Design reuleaux, start of the top module:
module reuleaux(input logic clk, input logic rst_n, input logic [2:0] colour,
                input logic [7:0] centre_x, input logic [6:0] centre_y, input logic [7:0] diameter,
                input logic start, output logic done,
                output logic [7:0] vga_x, output logic [6:0] vga_y,
                output logic [2:0] vga_colour, output logic vga_plot);
localparam RESET = 4'b0000;
localparam CIRCLE_1 = 4'b0001;
localparam CIRCLE_2 = 4'b0010;
localparam CIRCLE_3 = 4'b0011;
localparam DONE = 4'b0100;
logic [7:0] corner_x1, corner_y1, corner_x2, corner_y2, corner_x3, corner_y3;
logic circle_1_start, circle_2_start, circle_3_start, circle_1_done, circle_2_done, circle_3_done, circle_1_plot, circle_2_plot, circle_3_plot; 
logic [7:0] circle_1_x, circle_2_x, circle_3_x;
logic [6:0] circle_1_y, circle_2_y, circle_3_y;
logic [3:0] state, next_state;
logic [2:0] circle_1_colour_out, circle_2_colour_out, circle_3_colour_out;
assign vga_colour = colour; 
assign corner_x1 = centre_x + (diameter / 2); 
assign corner_y1 = centre_y + (((diameter * 978122)/564719)/6);
assign corner_x2 = centre_x - (diameter / 2);
assign corner_y2 = centre_y + (((diameter * 978122)/564719)/6);
assign corner_x3 = centre_x;
assign corner_y3 = centre_y - (((diameter * 978122)/564719)/3);
circle circle_1(.clk(clk), .rst_n(rst_n),  .colour(colour),
	.centre_x(corner_x1), .centre_y(corner_y1), .radius(diameter),
	 .start(circle_1_start), .done(circle_1_done), .vga_x(circle_1_x), .vga_y(circle_1_y), 
  ...
export LEC_CHECK = 0
export CAP_MARGIN = 20
export CORE_MARGIN = 2
export CORE_UTILIZATION = 69
export CTS_CLUSTER_DIAMETER = 391
export CTS_CLUSTER_SIZE = 98
export SETUP_SLACK_MARGIN = -1.85
export SLEW_MARGIN = 20
create_clock -name core_clock -period 18.5 [get_ports {clk}]
run.sh (not shown) runs the stock make flow with config.mk's settings and CLKGATE_MAP_FILE=.
The starting point finished but fails on negative setup slack.
Change:
CORE_UTILIZATION = 40   (was 69)
CTS_CLUSTER_DIAMETER = unset   (was 391)
CTS_CLUSTER_SIZE = unset   (was 98)
SETUP_SLACK_MARGIN = unset   (was -1.85)
clock period = 33.4 ns   (was 18.5 ns; I/O delays follow)
Now the flow completed without violations.
Final area drops by about a fifth.
Sequential share of layout area climbs by 2.6 points.
Utilization drops by 47 points.
Count of clock-buffer cells in the layout stays the same.
Non-clock buffer count drops by 683.
Wire length drops by a quarter to a third.
Worst setup slack improves by 8.0 ns.
Die area climbs by well over a third.
Synthesized cell count stays the same.
Change:
ABC_AREA = 1   (was unset)
CTS_CLUSTER_DIAMETER = 324   (was unset)
CTS_CLUSTER_SIZE = 99   (was unset)
SETUP_SLACK_MARGIN = -0.55   (was unset)
clock period = 34.0 ns   (was 33.4 ns; I/O delays follow)
Via count grows by roughly a tenth.
Worst setup slack is better by 0.33 ns.
Cell area is higher slightly.
Synthesized area grows by a few percent.
Die area goes up by a few percent.
Sequential share of layout area hardly moves.
Critical path depth is higher by 31.

* * *

reuleaux again, from the RTL that the note above started with.
export LEC_CHECK = 0
export ABC_AREA = 1
export CAP_MARGIN = 15
export CELL_PAD_IN_SITES_DETAIL_PLACEMENT = 1
export CORE_ASPECT_RATIO = 0.51
export CORE_MARGIN = 6
export CORE_UTILIZATION = 64
export CTS_CLUSTER_DIAMETER = 123
export CTS_CLUSTER_SIZE = 59
export MAX_ROUTING_LAYER = met4
export SLEW_MARGIN = 10
create_clock -name core_clock -period 42.7 [get_ports {clk}]
The first run did not get past detailed placement (3_5_place_dp) (DPL-0033).
Change:
- ABC_AREA: 1 -> unset
- CAP_MARGIN: 15 -> 20
- CELL_PAD_IN_SITES_DETAIL_PLACEMENT: 1 -> unset
- CORE_ASPECT_RATIO: 0.51 -> unset
- CORE_MARGIN: 6 -> 2
- CORE_UTILIZATION: 64 -> 40
- CTS_CLUSTER_DIAMETER: 123 -> unset
- CTS_CLUSTER_SIZE: 59 -> unset
- MAX_ROUTING_LAYER: met4 -> unset
- SLEW_MARGIN: 10 -> 20
- clock period: 42.7 -> 34.0 ns (I/O delays scaled with it)
=> The changed run ran to the end with no violations; area after synthesis is lower by 3.2%; die size is higher by 43%; synthesized cell count is lower by 21%.
